==> flow/design.v (excerpt) <==
module ARM (
  input         clk,
  input         rst,
  output [31:0] IMEM_ADDR,
  input  [31:0] IMEM_DATA,
  output        SRAM_WE_N,
  output [16:0] SRAM_ADDR,
  output [31:0] SRAM_DQ_OUT,
  input  [31:0] SRAM_DQ_IN
);
For scale: ~8200 cells after synthesis, roughly 860 flip-flops, ~57000 um2 of cells after synthesis.
clock: 30.4 ns
lec_check: 0
abc_area: 1
cap_margin: 5
cell_pad_in_sites_detail_placement: 1
core_margin: 2
core_utilization: 15
cts_cluster_diameter: 23
gpl_routability_driven: 1
gpl_timing_driven: 1
hold_slack_margin: -0.03
min_routing_layer: met2
place_density_lb_addon: 0.1
setup_slack_margin: 5.0
slew_margin: 10
tns_end_percent: 75
run.sh (not shown) runs the stock make flow with config.mk's settings and CLKGATE_MAP_FILE=.
Edit:
ABC_AREA = unset   (was 1)
CELL_PAD_IN_SITES_DETAIL_PLACEMENT = 0   (was 1)
CORE_UTILIZATION = 58   (was 15)
CTS_CLUSTER_DIAMETER = 263   (was 23)
MIN_ROUTING_LAYER = unset   (was met2)
SETUP_SLACK_MARGIN = unset   (was 5.0)
SLEW_MARGIN = 25   (was 10)
TNS_END_PERCENT = unset   (was 75)
clock period = 21.1 ns   (was 30.4 ns; I/O delays follow)
What happened: Global-route usage is higher by 16 points; setup slack is worse by 4500 ps; hold slack is better by 12 ps; wire length is lower by well over a third; core utilization is higher by 44 points.

* * *

Setup of job 101:
Starting RTL as in the previous note.
clock: 20.0 ns
lec_check: 0
abc_area: 0
cap_margin: 40
cell_pad_in_sites_detail_placement: 1
cell_pad_in_sites_global_placement: 2
core_aspect_ratio: 1.72
core_margin: 2
core_utilization: 71
cts_cluster_size: 40
gpl_timing_driven: 0
hold_slack_margin: 0.15
place_density_lb_addon: 0.23
setup_slack_margin: 1.0
slew_margin: 30
tns_end_percent: 80
Status: job 101 FAILED at 3_1_place_gp_skip_io (tool error)
Inputs modified between job 101 and job 102:
Settings: removing ABC_AREA (formerly 0); removing GPL_TIMING_DRIVEN (formerly 0); changing CORE_UTILIZATION from 71 to 21; removing HOLD_SLACK_MARGIN (formerly 0.15).
Notes after the runs:
Job 102 finished every stage and its layout cleared the timing, DRC and antenna checks.
Compared with job 101, job 102 shows a height of the die that is about 80% higher.
Reported for job 101 and job 102, chip area line of the yosys report turned out identical to the last digit.
Effective utilization at floorplan: job 102 < job 101
Placement row count: job 102 > job 101
Core area in job 102 is 240% above job 101.
Input changes introduced in job 103 (baseline for comparison: job 102):
Settings: a deleted CELL_PAD_IN_SITES_GLOBAL_PLACEMENT that had been 2; an added MIN_ROUTING_LAYER of met2; a change of CAP_MARGIN from 40 to 5; an added HOLD_SLACK_MARGIN of -0.03; a deleted CTS_CLUSTER_SIZE that had been 40; an added CTS_CLUSTER_DIAMETER of 263; an added GPL_TIMING_DRIVEN of 1; a change of TNS_END_PERCENT from 80 to 75; a change of SLEW_MARGIN from 30 to 25; a change of PLACE_DENSITY_LB_ADDON from 0.23 to 0.1; a change of CORE_UTILIZATION from 21 to 15; a deleted CORE_ASPECT_RATIO that had been 1.72; a change of SETUP_SLACK_MARGIN from 1.0 to 5.0; an added GPL_ROUTABILITY_DRIVEN of 1; a change of the clock period (ns, I/O delays scaled along) from 20.0 to 30.4.
Findings:
Comparing job 102 and job 103, largest net degree at the start of global routing is lower on job 103. Job 102 → job 103: quantity of gates resized following cts +6, count of non-CTS buffers in the layout -306. Comparing met2 routing resource usage after global routing for job 102 and job 103, the bigger number came from job 102.
Inputs modified between job 103 and job 104:
Settings: an added CORE_ASPECT_RATIO of 0.67; a deleted MIN_ROUTING_LAYER that had been met2; an added ABC_AREA of 0; a change of CORE_UTILIZATION from 15 to 71; a change of SLEW_MARGIN from 25 to 5; a change of CAP_MARGIN from 5 to 40; a deleted CTS_CLUSTER_DIAMETER that had been 263; an added CTS_CLUSTER_SIZE of 40; a change of SETUP_SLACK_MARGIN from 5.0 to 1.0; a change of HOLD_SLACK_MARGIN from -0.03 to 0.15; a change of PLACE_DENSITY_LB_ADDON from 0.1 to 0.23; a change of TNS_END_PERCENT from 75 to 80; a change of GPL_TIMING_DRIVEN from 1 to 0; a deleted GPL_ROUTABILITY_DRIVEN that had been 1; an added CELL_PAD_IN_SITES_GLOBAL_PLACEMENT of 2; a change of the clock period (ns, I/O delays scaled along) from 30.4 to 20.0.
==> results <==
- Run status, job 104: aborted in 3_1_place_gp_skip_io, error FLW-0024
- As far as floorplan net count goes, job 104 and job 103 are indistinguishable; the numbers are identical.
- When the final numbers for job 103 and job 104 were put side by side, the placement row count turned out to be smaller in job 104.
- Looking at total core area, job 104 sits 0.29 mm² lower than job 103 does.
- On number of storage elements in the synthesis netlist, job 103 tracks job 104 almost exactly.
- STATUS die area: job 104 wins against job 103
- Going from job 103 to job 104, synthesized cell count stayed essentially flat, overall die height fell by about 60%.
The following lists how job 105 was set up differently from job 104:
Settings: clearing CELL_PAD_IN_SITES_DETAIL_PLACEMENT, which used to be 1; clearing CELL_PAD_IN_SITES_GLOBAL_PLACEMENT, which used to be 2; clearing HOLD_SLACK_MARGIN, which used to be 0.15; swapping 40 for 49 in CTS_CLUSTER_SIZE; swapping 80 for 5 in TNS_END_PERCENT; clearing GPL_TIMING_DRIVEN, which used to be 0; clearing PLACE_DENSITY_LB_ADDON, which used to be 0.23; clearing CORE_ASPECT_RATIO, which used to be 0.67; swapping 1.0 for 2.81 in SETUP_SLACK_MARGIN; swapping 5 for 30 in SLEW_MARGIN; putting CTS_CLUSTER_DIAMETER at 376 where nothing was set; swapping 0 for 1 in ABC_AREA; swapping 40 for 15 in CAP_MARGIN; swapping 20.0 for 10.9 in the clock period (ns, I/O delays scaled along).
Findings:
Job 105 got as far as 5_1_grt, where a tool error ended the run.
| xor/xnor cell area share of the yosys netlist | job 105 vs job 104 | 1.9 points lower |
Floorplan net count (job 105 vs. job 104) increases by more than 10%
Job 105 vs job 104 — synthesized cell count climbed by more than 10%
Looking at sequential share of the synthesized area across job 104 and job 105, the one that comes out higher is job 104.
The higher area enclosed by the die boundary of job 104 and job 105 is in job 105.
Post-synthesis instance area in job 105 is about 2.7% higher than in job 104
Count of standard-cell rows: job 105 > job 104
Summary of the comparison: chip area from the yosys synthesis statistics is higher in job 105, relative to job 104.

* * *

ARM again, from the RTL that the note above started with.
Settings: LEC_CHECK=0, CAP_MARGIN=40, CELL_PAD_IN_SITES_DETAIL_PLACEMENT=1, CORE_ASPECT_RATIO=1.72, CORE_MARGIN=2, CORE_UTILIZATION=21, CTS_CLUSTER_SIZE=40, SETUP_SLACK_MARGIN=1.0, SLEW_MARGIN=30; clock period 20.0 ns.
Next try:
--- a/flow/config.mk
+++ b/flow/config.mk
@@ -8 +8,2 @@
-export CAP_MARGIN = 40
+export ABC_AREA = 0
+export CAP_MARGIN = 20
@@ -10 +10,0 @@
-export CORE_ASPECT_RATIO = 1.72
@@ -12,4 +12,9 @@
-export CORE_UTILIZATION = 21
-export CTS_CLUSTER_SIZE = 40
-export SETUP_SLACK_MARGIN = 1.0
-export SLEW_MARGIN = 30
+export CORE_UTILIZATION = 26
+export GPL_ROUTABILITY_DRIVEN = 1
+export GPL_TIMING_DRIVEN = 0
+export HOLD_SLACK_MARGIN = -0.0
+export MAX_ROUTING_LAYER = met5
+export MIN_ROUTING_LAYER = met1
+export SETUP_SLACK_MARGIN = 2.83
+export SLEW_MARGIN = 0
+export TNS_END_PERCENT = 45
After rerunning:
- die area falls by 19%
- routed wire length rises by 11%
- via count increases by 6.5%
Next try:
==> flow/config.mk (replaced) <==
export PLATFORM = sky130hd
export DESIGN_NAME = ARM
export DESIGN_NICKNAME = ARM
export VERILOG_FILES = /design/flow/design.v
export SDC_FILE = /design/flow/constraint.sdc
export NUM_CORES = 4
export LEC_CHECK = 0
export ABC_AREA = 1
export CAP_MARGIN = 15
export CORE_MARGIN = 2
export CORE_UTILIZATION = 71
export CTS_CLUSTER_DIAMETER = 376
export CTS_CLUSTER_SIZE = 49
export SLEW_MARGIN = 30
export TNS_END_PERCENT = 100
==> flow/constraint.sdc (replaced) <==
create_clock -name core_clock -period 10.9 [get_ports {clk}]
set_input_delay 2.1800 -clock core_clock [delete_from_list [all_inputs] [get_ports {clk}]]
set_output_delay 2.1800 -clock core_clock [all_outputs]
set_load 0.01 [all_outputs]
The new run died in 5_1_grt (GRT-0232).
Area after synthesis came out higher by a few percent.
Die size came out lower by well over a third.
Synthesized cell count came out higher by about a fifth.
Next try:
==> flow/config.mk (replaced) <==
export PLATFORM = sky130hd
export DESIGN_NAME = ARM
export DESIGN_NICKNAME = ARM
export VERILOG_FILES = /design/flow/design.v
export SDC_FILE = /design/flow/constraint.sdc
export NUM_CORES = 4
export LEC_CHECK = 0
export CAP_MARGIN = 40
export CORE_MARGIN = 2
export CORE_UTILIZATION = 40
export SETUP_SLACK_MARGIN = 5.0
export SLEW_MARGIN = 30
==> flow/constraint.sdc (replaced) <==
create_clock -name core_clock -period 19.0 [get_ports {clk}]
set_input_delay 3.8000 -clock core_clock [delete_from_list [all_inputs] [get_ports {clk}]]
set_output_delay 3.8000 -clock core_clock [all_outputs]
set_load 0.01 [all_outputs]
The changed run completed without violations.
Die area rises by 72%.
Area after synthesis falls by 2.7%.
Synthesized cell count falls by 18%.

* * *

Setup of build 4:
Starting RTL as in the previous note.
==> flow/design.v (excerpt) <==
module ARM (
  input         clk,
  input         rst,
  output [31:0] IMEM_ADDR,
  input  [31:0] IMEM_DATA,
  output        SRAM_WE_N,
  output [16:0] SRAM_ADDR,
  output [31:0] SRAM_DQ_OUT,
  input  [31:0] SRAM_DQ_IN
);
Settings: LEC_CHECK=0, CAP_MARGIN=20, CELL_PAD_IN_SITES_DETAIL_PLACEMENT=0, CORE_MARGIN=2, CORE_UTILIZATION=57, CTS_CLUSTER_DIAMETER=263, GPL_ROUTABILITY_DRIVEN=1, GPL_TIMING_DRIVEN=1, HOLD_SLACK_MARGIN=-0.03, PLACE_DENSITY_LB_ADDON=0.1, SLEW_MARGIN=25; clock period 10.5 ns.
[build 4] flow finished | final checks: failed | reasons: setup timing
What build 66 does differently from build 4 at the input level:
- SLEW_MARGIN: 25 -> 30
- PLACE_DENSITY_LB_ADDON: 0.1 -> unset
- CAP_MARGIN: 20 -> 40
- CELL_PAD_IN_SITES_DETAIL_PLACEMENT: 0 -> unset
- GPL_ROUTABILITY_DRIVEN: 1 -> unset
- TNS_END_PERCENT: unset -> 5
- CORE_UTILIZATION: 57 -> 58
- GPL_TIMING_DRIVEN: 1 -> unset
- CTS_CLUSTER_DIAMETER: 263 -> unset
- HOLD_SLACK_MARGIN: -0.03 -> unset
- the clock period (ns, I/O delays scaled along): 10.5 -> 13.9
==> comparison <==
- Finished, but not clean: build 66, with setup timing.
- Build 66 and build 4 ended up with roughly the same number of signal-net inverters in the final layout.
- Build 66 and build 4 ended up with nearly the same clock transition time at the flip-flop clock pins of the worst setup and hold paths.
- Number of rows created at floorplan shrinks slightly when moving from build 4 to build 66.
- As of build 66, vias per cell had risen slightly compared to build 4.
- Number of search-and-repair iterations in the first detailed-routing pass, build 66 and build 4, higher one = build 66.
- Global-route usage, build 66 and build 4, lower one = build 4.
## Diff of input files: build 60 against build 66
- TNS_END_PERCENT: 5 -> unset
- CORE_UTILIZATION: 58 -> 45
- SETUP_SLACK_MARGIN: unset -> 1.0
- the clock period (ns, I/O delays scaled along): 13.9 -> 11.8
--- outcome ---
Build 60 finished every stage; the final checks, however, were not passed, the failures being setup timing.
Build 60 ended up with a higher first-pass GRT wire length than build 66 did.
Higher transition at the pin with the smallest max-transition slack among build 66 and build 60: build 66
In build 60 relative to build 66, combinational cell area excluding buffers and inverters had gone up by a few percent.
Build 66 -> build 60: register bit total from synthesis delta 0, exact match
Comparing build 66 and build 60, the lower iteration tally of the first detailed-router pass is on build 60.
Changes in build 40 relative to build 60:
- swapping 30 for 25 in SLEW_MARGIN
- putting HOLD_SLACK_MARGIN at -0.03 where nothing was set
- putting CTS_CLUSTER_SIZE at 65 where nothing was set
- putting GPL_TIMING_DRIVEN at 1 where nothing was set
- putting PLACE_DENSITY at 0.65 where nothing was set
- clearing SETUP_SLACK_MARGIN, which used to be 1.0
- swapping 45 for 70 in CORE_UTILIZATION
- putting GPL_ROUTABILITY_DRIVEN at 1 where nothing was set
- putting MAX_ROUTING_LAYER at met4 where nothing was set
- putting ABC_AREA at 1 where nothing was set
- putting CTS_CLUSTER_DIAMETER at 263 where nothing was set
- putting CELL_PAD_IN_SITES_DETAIL_PLACEMENT at 0 where nothing was set
- swapping 40 for 5 in CAP_MARGIN
- swapping 11.8 for 10.6 in the clock period (ns, I/O delays scaled along)
Results
No crash in build 60: every stage finished, but the layout fails its final checks due to setup timing. In the summary table, build 40 is marked failed, with error GRT-0232 raised in 5_1_grt. Build 60 → build 40: post-CTS setup buffer count shows an increase of about 80%, chip area in the Yosys report shows an increase of 2.7%, placement-stage cell area shows a reduction of 0.0014 sq mm. The setup slack at placement in build 40 sits 1380 ps above the value recorded for build 60. Per-instance average area after synthesis in build 40 is about 16% lower than in build 60. Synthesized area: build 40 worse than build 60. Summary of the comparison: post-synthesis xor/xnor area fraction is lower in build 40, relative to build 60.
Modified inputs, build 61 compared to build 40
- CORE_UTILIZATION changed from 70 to 71
- MIN_ROUTING_LAYER newly set to met2
- CTS_CLUSTER_SIZE changed from 65 to 40
- GPL_ROUTABILITY_DRIVEN removed (was 1)
- PLACE_DENSITY_LB_ADDON newly set to 0.23
- SLEW_MARGIN changed from 25 to 5
- PLACE_DENSITY removed (was 0.65)
- HOLD_SLACK_MARGIN changed from -0.03 to 0.15
- CORE_ASPECT_RATIO newly set to 0.67
- TNS_END_PERCENT newly set to 80
- CAP_MARGIN changed from 5 to 40
- GPL_TIMING_DRIVEN changed from 1 to 0
- SETUP_SLACK_MARGIN newly set to 1.0
- CTS_CLUSTER_DIAMETER removed (was 263)
- CELL_PAD_IN_SITES_GLOBAL_PLACEMENT newly set to 2
- MAX_ROUTING_LAYER removed (was met4)
- ABC_AREA changed from 1 to 0
- the clock period (ns, I/O delays scaled along) changed from 10.6 to 20.0
Notes after the runs:
- Looking at initial standard-cell utilization of the core, build 61 sits 1.3 points higher than build 40 does.
- Of build 40 and build 61, not a single run came through the flow clean.
- FAIL build 61 @ 3_1_place_gp_skip_io: tool exited with error
- In the flow results for build 61 and build 40, the number of distinct library cells after synthesis is smaller on build 40.
- Going from build 40 to build 61, gate count after technology mapping moved down, area fraction in full adders, half adders and majority gates level, area share of and-or/or-and cells after synthesis moved up, netlist area before placement moved down, chip area in the Yosys report moved down.
- Floorplan die height for build 61: 20% down relative to build 40
